run A:
## cmplx_mult
module cmplx_mult(
input logic clk,
input logic [10-1:0] switches,
output logic [8-1:0] LED,
output logic [6:0] HEX0,
output logic [6:0] HEX1,
output logic [6:0] HEX2,
output logic [6:0] HEX3,
output logic [6:0] HEX4,
output logic [6:0] HEX5,
output logic [6:0] HEX6,
output logic [6:0] HEX7);
Settings: LEC_CHECK=0, ABC_AREA=1, CAP_MARGIN=20, CORE_MARGIN=2, CORE_UTILIZATION=72, CTS_CLUSTER_DIAMETER=359, CTS_CLUSTER_SIZE=93, PLACE_DENSITY_LB_ADDON=0.05, SETUP_SLACK_MARGIN=-0.4, SLEW_MARGIN=20; clock period 8.24 ns.
run.sh (not shown) runs the stock make flow with config.mk's settings and CLKGATE_MAP_FILE=.
Run A failed in clock tree synthesis (4_1_cts) with DPL-0033.
For run B, these inputs were changed with respect to run A:
# run A
export LEC_CHECK = 0
export ABC_AREA = 1
export CAP_MARGIN = 20
export CORE_MARGIN = 2
export CORE_UTILIZATION = 72
export CTS_CLUSTER_DIAMETER = 359
export CTS_CLUSTER_SIZE = 93
export PLACE_DENSITY_LB_ADDON = 0.05
export SETUP_SLACK_MARGIN = -0.4
export SLEW_MARGIN = 20
create_clock -name core_clock -period 8.24 [get_ports {clk}]
# run B
export LEC_CHECK = 0
export CAP_MARGIN = 20
export CORE_MARGIN = 2
export CORE_UTILIZATION = 72
export CTS_CLUSTER_SIZE = 100
export PLACE_DENSITY = 0.6
export SLEW_MARGIN = 20
create_clock -name core_clock -period 10.0 [get_ports {clk}]
[summary]
Run B did not make it past clock tree synthesis (4_1_cts), where a tool error ended it. Comparing run B and run A, the lower gate count after technology mapping was measured on run B. From run A to run B the numbers moved as follows: adder and majority cell fraction of the synthesized area grew by 2.1 points, die size down 4.8%. Cmp run B vs run A: yosys stat chip area lower in run B. Between run B and run A, fraction of synthesized cell area in xor and xnor cells is higher for run B, run A comes in under that.
## Diff of input files: run C against run B
# run B
export LEC_CHECK = 0
export CAP_MARGIN = 20
export CORE_MARGIN = 2
export CORE_UTILIZATION = 72
export CTS_CLUSTER_SIZE = 100
export PLACE_DENSITY = 0.6
export SLEW_MARGIN = 20
create_clock -name core_clock -period 10.0 [get_ports {clk}]
# run C
export LEC_CHECK = 0
export ABC_AREA = 1
export CAP_MARGIN = 20
export CORE_ASPECT_RATIO = 0.5
export CORE_MARGIN = 2
export CORE_UTILIZATION = 72
export CTS_CLUSTER_DIAMETER = 398
export CTS_CLUSTER_SIZE = 100
export PLACE_DENSITY_LB_ADDON = 0.0
export SETUP_SLACK_MARGIN = 2.92
export SLEW_MARGIN = 20
export TNS_END_PERCENT = 10
create_clock -name core_clock -period 10.0 [get_ports {clk}]
==> results <==
Run C vs run B — total cells reported by yosys after synthesis rose 540. Run C reports a higher area inside the core boundary than run B does. The area share of and/or/nand/nor cells after synthesis of run C exceeds that of run B by 5.6 points. Yosys-reported design area after synthesis, run B and run C: smaller value in run B. Area fraction in full adders, half adders and majority gates (run C over run B): decrease, 2.1 points. Run C vs. run B: number of distinct standard cells referenced by the synthesized netlist dropped 33, number of core rows dropped 15. [compare] base=run B new=run C: area share of and-or/or-and cells after synthesis saw a decrease, die area saw an increase. In run C the synthesized area turned out 5.2% higher than in run B. The flow ended early for run C: it failed with a tool error in global routing (5_1_grt).
Relative to run C, the following input files were edited for run D:
# run C
export LEC_CHECK = 0
export ABC_AREA = 1
export CAP_MARGIN = 20
export CORE_ASPECT_RATIO = 0.5
export CORE_MARGIN = 2
export CORE_UTILIZATION = 72
export CTS_CLUSTER_DIAMETER = 398
export CTS_CLUSTER_SIZE = 100
export PLACE_DENSITY_LB_ADDON = 0.0
export SETUP_SLACK_MARGIN = 2.92
export SLEW_MARGIN = 20
export TNS_END_PERCENT = 10
create_clock -name core_clock -period 10.0 [get_ports {clk}]
# run D
export LEC_CHECK = 0
export ABC_AREA = 1
export CAP_MARGIN = 20
export CORE_MARGIN = 2
export CORE_UTILIZATION = 72
export CTS_CLUSTER_DIAMETER = 227
export CTS_CLUSTER_SIZE = 43
export PLACE_DENSITY = 0.6
export SLEW_MARGIN = 20
create_clock -name core_clock -period 12.8 [get_ports {clk}]
The flow completed for run D, but it is not clean: the layout still shows setup timing. Final weighted congestion of routability-driven global placement (run D over run C): decrease, about 6%. Between run D and run C, the die area does not differ in any meaningful way. Against run C, run D reports a worst slack at placement that is higher. Delta (run D minus run C): maximum level of the CTS H-tree barely changed; post-detailed-placement half-perimeter wirelength dropped about 6.6%; height of the chip climbed 40%. In the reports for run C and run D, the smaller setup fix buffers added after clock tree synthesis belongs to run C. Reported for run C and run D, number of cells in Yosys stat turned out identical to the last digit.

The RTL this note starts from:
==> flow/design.v <==
module segdec(input logic [3:0] in, output logic [6:0] out);
	always_comb
	begin
		case (in)
			4'b0000 :
				out = 7'b0111111;  
			4'b0001 :
				out = 7'b0000110;  
			4'b0010 :
				out = 7'b1011011;  
			4'b0011 :
				out = 7'b1001111;  
			4'b0100 :
				out = 7'b1100110;  
			4'b0101 :
				out = 7'b1101101;  
			4'b0110 :
				out = 7'b1111100;  
			4'b0111 :
				out = 7'b0000111;  
			4'b1000 :
				out = 7'b1111111;  
			4'b1001 :
				out = 7'b1100111;  
			4'b1010 :
				out = 7'b1000000;
			default :
				out = 7'b0000000;
    		endcase
	end
endmodule
module bin_to_bcd(input logic [7:0] in, output logic [3:0][6:0] disp);
logic[3:0] sign_num, units, tens, hundreds;
logic[7:0] num;
logic sign;
always_comb
begin
	sign = in[$high(in)];
	if(sign)  
		num = 0 - in;
	else
		num = in;
	hundreds = num / 100;
	num = num - (hundreds)*100;  
	tens = num / 10;
	num = num - (tens)*10;  
	units = num;
end
always_comb
	if(sign)
		sign_num = 4'hA;
	else
		sign_num = 4'hF;
segdec signdec
(
	.in(sign_num),
	.out(disp[3])
);
segdec hundreddec
(
	.in(hundreds),
	.out(disp[2])
);
segdec tendec
(
	.in(tens),
	.out(disp[1])
);
segdec unitdec
(
	.in(units),
	.out(disp[0])
);
endmodule
module debounce #(parameter int COUNT=500000) (input logic clk, signal_in, output logic signal_out);
logic prev_signal;
int unsigned cnt;
always_ff @(posedge clk)
begin
	if(prev_signal != signal_in)
	begin
		cnt <= 0;  
	end
	else if(cnt >= COUNT)
	begin
		cnt <= 0;  
		signal_out <= signal_in;
	end
	else
	begin
		cnt <= cnt +1;
	end
	prev_signal <= signal_in;
end
endmodule
module read_sm(input logic clk, reset_n, handshake, run, output logic read, done);
enum {HALT, WAIT_1, WAIT_0, DONE} state;
always_ff @(posedge clk, negedge reset_n)
begin
	if(!reset_n)
	begin
		state <= HALT;
		read <= 0;
	end
	else
	begin
		read <= 0;
		unique case(state)
			HALT : if(run) state <= WAIT_1;
			WAIT_1 :
			begin
				if(handshake)
				begin
					state <= WAIT_0;
					read <= '1;  
				end
			end
			WAIT_0 : if(!handshake) state <= DONE;
			DONE : state <= HALT;
		endcase
	end
end
always_comb
	if(state == DONE)
		done = 1;
	else
		done = 0;
endmodule
module sm(input logic clk, input logic [10-1:0] SW, input logic [8-1:0] re_res, im_res, output logic [8-1:0] LED, output logic [8-1:0] re_a, im_a, re_q, im_q);
typedef enum {REAL_A, IMAG_A, REAL_Q, IMAG_Q, DISP_REAL, DISP_IMAG} stateType;
stateType state;
logic reset_n;
logic handshake;
logic [8-1:0] data_in;
always_comb
begin
	reset_n = SW[$high(SW)];
	handshake = SW[$high(SW) -1];
	data_in =  SW[$high(SW) -2 : $low(SW)];
end
logic read_run, read_trigger, read_done;
read_sm re_sm0
(
	.clk(clk),
	.reset_n(reset_n),
	.handshake(handshake),
	.run(read_run),
	.read(read_trigger),
	.done(read_done)
);
always_comb
	read_run = (state == REAL_A) || (state == IMAG_A) || (state == REAL_Q) || (state == IMAG_Q);
always_ff @(posedge clk, negedge reset_n)
begin
	if(!reset_n)
		state <= REAL_A;
	else
	begin
		unique case(state)
			REAL_A: if(read_done) state <= IMAG_A;
			IMAG_A: if(read_done) state <= REAL_Q;
			REAL_Q: if(read_done) state <= IMAG_Q;
			IMAG_Q: if(read_done) state <= DISP_REAL;
			DISP_REAL : if(handshake == 1) state <= DISP_IMAG;
			DISP_IMAG : if(handshake == 0) state <= REAL_A;
		endcase
	end
end
always_ff @(posedge clk)
begin
	if(read_trigger)
	begin
		unique case(state)
			REAL_A: re_a <= data_in;
			IMAG_A: im_a <= data_in;
			REAL_Q: re_q <= data_in;
			IMAG_Q: im_q <= data_in;
			default: ;
		endcase
	end
end
always_comb
begin
	if(state == DISP_REAL)
		LED = re_res;
	else if(state == DISP_IMAG)
		LED = im_res;
	else
		LED = '0;
end
endmodule
module mult(input logic signed [(2*8 -1)-1:0] re_x, im_x, re_y, im_y, output logic signed [2*(2*8 -1)-1:0] re_z, im_z);
logic signed [(2*8 -1)-1:0] a,b,c,d;
always_comb
begin
	a = re_x;
	b = im_x;
	c = re_y;
	d = im_y;
end
logic signed [2*(2*8 -1)-1:0] ac, bd, ad, bc;
always_comb
begin
	ac = a*c;
	bd = b*d;
	ad = a*d;
	bc = b*c;
	re_z = ac - bd;
	im_z = ad + bc;
end
endmodule
module cmplx_mult(
input logic clk,
input logic [10-1:0] switches,
output logic [8-1:0] LED,
output logic [6:0] HEX0,
output logic [6:0] HEX1,
output logic [6:0] HEX2,
output logic [6:0] HEX3,
output logic [6:0] HEX4,
output logic [6:0] HEX5,
output logic [6:0] HEX6,
output logic [6:0] HEX7);
logic [8-1:0] re_a, im_a, re_q, im_q;
logic [8-1:0] re_res, im_res;
logic [10-1:0] SW;
always_comb
	SW[$high(SW)-2:$low(SW)] = switches[$high(switches)-2:$low(switches)];
debounce #(.COUNT(1000)) db0
(
	.clk(clk),
	.signal_in(switches[$high(switches)]),
	.signal_out(SW[$high(SW)])
);
debounce #(.COUNT(1000)) db1
(
	.clk(clk),
	.signal_in(switches[$high(switches)-1]),
	.signal_out(SW[$high(SW)-1])
);
sm sm0 (.*);
logic signed [(2*8 -1)-1:0] re_x, im_x, re_y, im_y;
logic signed [2*(2*8 -1)-1:0] re_z, im_z;
localparam INPUT_SHIFT = (2*8 -1) - 8;
localparam OUTPUT_LOW = 2*INPUT_SHIFT -1;
localparam OUTPUT_HIGH = OUTPUT_LOW + 8 -1;
always_comb
begin
	re_x = $signed(re_a);
	im_x = $signed(im_a);
	re_y = $signed(re_q) << INPUT_SHIFT;
	im_y = $signed(im_q) << INPUT_SHIFT;
	re_res = re_z[OUTPUT_HIGH : OUTPUT_LOW];
	im_res = im_z[OUTPUT_HIGH : OUTPUT_LOW];
end
mult mult0
(.*);
logic [3:0][6:0] sw_hex;
always_comb
begin
	HEX0 = ~ sw_hex[0];  
	HEX1 = ~ sw_hex[1];  
	HEX2 = ~ sw_hex[2];  
	HEX3 = ~ sw_hex[3];  
end
bin_to_bcd sw_disp
(
	.in(SW[7:0]),
	.disp(sw_hex)
);
logic [3:0][6:0] led_hex;
always_comb
begin
	HEX4 = ~ led_hex[0];  
	HEX5 = ~ led_hex[1];  
	HEX6 = ~ led_hex[2];  
	HEX7 = ~ led_hex[3];  
end
bin_to_bcd led_disp
(
	.in(LED),
	.disp(led_hex)
);
endmodule
Settings: LEC_CHECK=0, ABC_AREA=1, CAP_MARGIN=20, CORE_MARGIN=2, CORE_UTILIZATION=72, HOLD_SLACK_MARGIN=0.29, PLACE_DENSITY_LB_ADDON=0.19, SLEW_MARGIN=20, TNS_END_PERCENT=5; clock period 12.6 ns.
The first run never finished: it broke off in global routing (5_1_grt).
Change:
Settings changed: ABC_AREA 1 to unset, CORE_UTILIZATION 72 to 56, HOLD_SLACK_MARGIN 0.29 to unset, PLACE_DENSITY set to 0.6, PLACE_DENSITY_LB_ADDON 0.19 to unset, TNS_END_PERCENT 5 to unset.
Clock period 12.6 ns to 28.5 ns, I/O delays scaled along.
With this change the flow ran to the end with no violations. Die area went up by 22%. Synthesized area went down by 4.9%. Synthesized cell count went down by 23%.
